Setup of run A:
// OQ1_Stopwatch
module OQ1_Stopwatch(AN, Seg, Dot, CLK, Start, RESET);  
	output [3:0] AN;
	output [6:0] Seg;
	output Dot;
	input CLK, Start, RESET;
	parameter R = 2'b00;
    parameter W = 2'b01;
    parameter C = 2'b10;	
	reg  [11:0] divider_ds;
	reg  [5:0]  divider_ms;
	reg  [6:0]  Seg_Temp;
	reg  [3:0]  D3,D2,D1,D0,D_Temp,AN_Temp;
	reg  [1:0]  state,n_state;
	reg         dp;
	wire        RTC_ds,RTC_ms;
	always @(posedge CLK or posedge RESET) begin
	  if(RESET) divider_ms <= 0;
	  else if(divider_ms==32) divider_ms <= 0;
      else divider_ms <= divider_ms + 1;
    end
    assign RTC_ms = ((divider_ms == 32)?1'b1:1'b0);
	always @(posedge CLK or posedge RESET) begin
      if(RESET) divider_ds <= 0;
      else if(divider_ds==3276) divider_ds <= 0;
      else if(state==C) divider_ds <= divider_ds + 1;
    end
    assign RTC_ds = ((divider_ds == 3276)?1'b1:1'b0);
	always@(posedge CLK or posedge RESET) begin
      if(RESET) begin
        state <= R;
        D3 <= 0;
        D2 <= 0;
        D1 <= 0;
        D0 <= 0;
      end else begin
        state <= n_state;
        if(RTC_ds) begin
          if(D0 == 9) begin
            D0 <= 0;
            if(D1 == 9) begin
              D1 <= 0;
              if(D2 == 9) begin
                D2 <= 0;
                if(D3 == 9) begin
                  D3 <= 0;                  
                end else begin
                  D3 <= D3 + 1;
                end                    
  ...
Settings: LEC_CHECK=0, CAP_MARGIN=20, CORE_ASPECT_RATIO=1.57, CORE_MARGIN=2, CORE_UTILIZATION=63, CTS_CLUSTER_DIAMETER=399, CTS_CLUSTER_SIZE=21, GPL_TIMING_DRIVEN=0, MAX_ROUTING_LAYER=met4, MIN_ROUTING_LAYER=met1, PLACE_DENSITY=0.35, SETUP_SLACK_MARGIN=1.44, SLEW_MARGIN=20, TNS_END_PERCENT=20; clock period 4.95 ns.
run.sh (not shown) runs the stock make flow with config.mk's settings and CLKGATE_MAP_FILE=.
Run A completed end to end with timing, DRC and antenna clean.
Edits applied to the flow inputs when going from run A to run B:
Settings: CORE_ASPECT_RATIO now 0.81, was 1.57; ABC_AREA now 1, previously not set; CTS_CLUSTER_DIAMETER no longer set, was 399; PLACE_DENSITY no longer set, was 0.35; CTS_CLUSTER_SIZE now 26, was 21; HOLD_SLACK_MARGIN now 0.15, previously not set; SETUP_SLACK_MARGIN now 0.46, was 1.44; the clock period (ns, I/O delays scaled along) now 2.37, was 4.95.
## What came out
- When the final numbers for run A and run B were put side by side, the synthesized-area fraction occupied by adder cells turned out to be greater in run A.
- Compared with run A, in run B minimum setup slack in the final design now sits lower, via count now sits higher, mux cell area share after synthesis now sits lower, overall die height now sits lower.
- Between run A and run B, the flow reports final cell count increasing by more than a quarter.
- Combinational cell fraction of total power (run B over run A): increase, 3.8 points
- Of run A and run B, the run reporting the higher chip area line of the yosys report was run B.
- Finished layout cell area (run B vs. run A) increases by a few percent
Modified inputs, run C compared to run B
Settings: a deleted TNS_END_PERCENT that had been 20; a deleted GPL_TIMING_DRIVEN that had been 0; a deleted CTS_CLUSTER_SIZE that had been 26; a deleted ABC_AREA that had been 1; a deleted HOLD_SLACK_MARGIN that had been 0.15; a deleted MIN_ROUTING_LAYER that had been met1; a deleted SETUP_SLACK_MARGIN that had been 0.46; a change of CORE_UTILIZATION from 63 to 40; a deleted MAX_ROUTING_LAYER that had been met4; a deleted CORE_ASPECT_RATIO that had been 0.81; a change of the clock period (ns, I/O delays scaled along) from 2.37 to 3.94.
--- outcome ---
- Against run B as the reference, run C delivers a higher count of clock-buffer cells in the layout.
- In the reports for run C and run B, the larger xor/xnor share of the synthesized area belongs to run C.
- Run C against run B: transition time at the pin with the least slew margin shows an increase of 170 ps, post-route clock period utilization shows a reduction of 12 points.
For run D, these inputs were changed with respect to run C:
Settings: ABC_AREA now 1, previously not set; CORE_UTILIZATION now 72, was 40; PLACE_DENSITY_LB_ADDON now 0.0, previously not set; the clock period (ns, I/O delays scaled along) now 2.21, was 3.94.
Notes after the runs:
In the flow results for run D and run C, the met2 wirelength from detailed routing is smaller on run C. Taking run C as the reference, in run D least setup slack across all paths after layout fell by 1130 ps; cell count grew by 84; area used by multi-input combinational logic now larger; overall power of the completed layout up 82%; count of mapped cells out of synthesis saw an increase. Number of stages on the worst setup path | run D below run C. Run D was carried through to the last stage, and its layout satisfied the timing, DRC and antenna checks. Routed wire length on met3, run D and run C, lower one = run C.
Edits applied to the flow inputs when going from run D to run E:
Settings: putting CTS_CLUSTER_DIAMETER at 109 where nothing was set; putting SETUP_SLACK_MARGIN at 0.51 where nothing was set; putting TNS_END_PERCENT at 5 where nothing was set.
Results
Of run E and run D, run D shows the lower post-route met1 wirelength, with run E above it.
Taking run D as the reference, in run E number of non-clock buffers increased by 3 relative to the old numbers, area reported by Yosys stat closely matched the old numbers, via count increased by 6.5% relative to the old numbers, first-pass GRT wire length increased by 0.77% relative to the old numbers.
Compared with run D, in run E overall routed net length saw an increase; power after layout saw an increase; sequential share of layout area saw a decrease; violation count after the first detailed-route iteration saw an increase.

========
Starting RTL as in the previous note.
Design OQ1_Stopwatch, start of the top module:
module OQ1_Stopwatch(AN, Seg, Dot, CLK, Start, RESET);  
	output [3:0] AN;
	output [6:0] Seg;
	output Dot;
	input CLK, Start, RESET;
	parameter R = 2'b00;
    parameter W = 2'b01;
    parameter C = 2'b10;	
	reg  [11:0] divider_ds;
	reg  [5:0]  divider_ms;
	reg  [6:0]  Seg_Temp;
	reg  [3:0]  D3,D2,D1,D0,D_Temp,AN_Temp;
	reg  [1:0]  state,n_state;
	reg         dp;
	wire        RTC_ds,RTC_ms;
	always @(posedge CLK or posedge RESET) begin
	  if(RESET) divider_ms <= 0;
	  else if(divider_ms==32) divider_ms <= 0;
      else divider_ms <= divider_ms + 1;
    end
    assign RTC_ms = ((divider_ms == 32)?1'b1:1'b0);
	always @(posedge CLK or posedge RESET) begin
      if(RESET) divider_ds <= 0;
      else if(divider_ds==3276) divider_ds <= 0;
      else if(state==C) divider_ds <= divider_ds + 1;
    end
    assign RTC_ds = ((divider_ds == 3276)?1'b1:1'b0);
	always@(posedge CLK or posedge RESET) begin
      if(RESET) begin
        state <= R;
        D3 <= 0;
        D2 <= 0;
        D1 <= 0;
        D0 <= 0;
      end else begin
        state <= n_state;
        if(RTC_ds) begin
          if(D0 == 9) begin
            D0 <= 0;
            if(D1 == 9) begin
              D1 <= 0;
              if(D2 == 9) begin
                D2 <= 0;
  ...
Settings: LEC_CHECK=0, ABC_AREA=1, CAP_MARGIN=20, CORE_ASPECT_RATIO=0.87, CORE_MARGIN=2, CORE_UTILIZATION=72, CTS_CLUSTER_SIZE=55, GPL_TIMING_DRIVEN=1, MAX_ROUTING_LAYER=met4, MIN_ROUTING_LAYER=met1, PLACE_DENSITY=0.65, SETUP_SLACK_MARGIN=-0.13, SLEW_MARGIN=20, TNS_END_PERCENT=20; clock period 2.02 ns.
The baseline completed, yet does not pass: negative setup slack.
Then changed:
--- a/flow/config.mk
+++ b/flow/config.mk
@@ -10 +9,0 @@
-export CORE_ASPECT_RATIO = 0.87
@@ -13,6 +12 @@
-export CTS_CLUSTER_SIZE = 55
-export GPL_TIMING_DRIVEN = 1
-export MAX_ROUTING_LAYER = met4
-export MIN_ROUTING_LAYER = met1
-export PLACE_DENSITY = 0.65
-export SETUP_SLACK_MARGIN = -0.13
+export CTS_CLUSTER_SIZE = 97
@@ -20 +14 @@
-export TNS_END_PERCENT = 20
+export TNS_END_PERCENT = 5
==> flow/constraint.sdc (replaced) <==
create_clock -name core_clock -period 2.37 [get_ports {CLK}]
set_input_delay 0.4740 -clock core_clock [delete_from_list [all_inputs] [get_ports {CLK}]]
set_output_delay 0.4740 -clock core_clock [all_outputs]
set_load 0.01 [all_outputs]
After rerunning: With this change the flow finished with timing, DRC and antenna clean. Design area grows slightly. Register-to-register slack gets better by 0.29 ns. Critical path depth does not change. Synthesized cell count is unchanged.
Then changed:
--- a/flow/config.mk
+++ b/flow/config.mk
@@ -8 +7,0 @@
-export ABC_AREA = 1
@@ -11,2 +10 @@
-export CORE_UTILIZATION = 72
-export CTS_CLUSTER_SIZE = 97
+export CORE_UTILIZATION = 40
@@ -14 +11,0 @@
-export TNS_END_PERCENT = 5
==> flow/constraint.sdc (replaced) <==
create_clock -name core_clock -period 10.0 [get_ports {CLK}]
set_input_delay 2.0000 -clock core_clock [delete_from_list [all_inputs] [get_ports {CLK}]]
set_output_delay 2.0000 -clock core_clock [all_outputs]
set_load 0.01 [all_outputs]
Register-to-register slack is better by 7.0 ns.
First-iteration DRC count came out lower by 15%.
Power went down by 81%.
Clock power drops by 85%.
Global-route usage came out lower by 15 points.
Area after synthesis is lower by 5.6%.
Then changed:
--- a/flow/config.mk
+++ b/flow/config.mk
@@ -10,0 +11,2 @@
+export CTS_CLUSTER_DIAMETER = 399
+export CTS_CLUSTER_SIZE = 99
@@ -11,0 +14 @@
+export TNS_END_PERCENT = 40
The new run completed without violations.
Design area is unchanged.
Final cell count does not change.
Flip-flop count does not change.
Then changed:
--- a/flow/config.mk
+++ b/flow/config.mk
@@ -8 +8,3 @@
-export CAP_MARGIN = 20
+export ABC_AREA = 1
+export CAP_MARGIN = 5
+export CELL_PAD_IN_SITES_DETAIL_PLACEMENT = 1
@@ -11,2 +13,3 @@
-export CTS_CLUSTER_DIAMETER = 399
-export CTS_CLUSTER_SIZE = 99
+export CTS_CLUSTER_SIZE = 97
+export GPL_TIMING_DRIVEN = 0
+export HOLD_SLACK_MARGIN = -0.01
@@ -14 +17 @@
-export TNS_END_PERCENT = 40
+export TNS_END_PERCENT = 60
Effect: The new run passed the timing, DRC and antenna checks. Cell area climbs by 8.8%. Sequential share of layout area drops by 3.1 points. Power climbs by 6.8%. Setup slack is worse by 0.025 ns. Routed wire length climbs by 42%. Clock-buffer cell count is unchanged. Worst hold slack hardly moves. Flip-flop count stays the same. Core utilization climbs by 1.0 points. First-iteration DRC count drops by 47%.
Power and IR drop assume default switching activity.
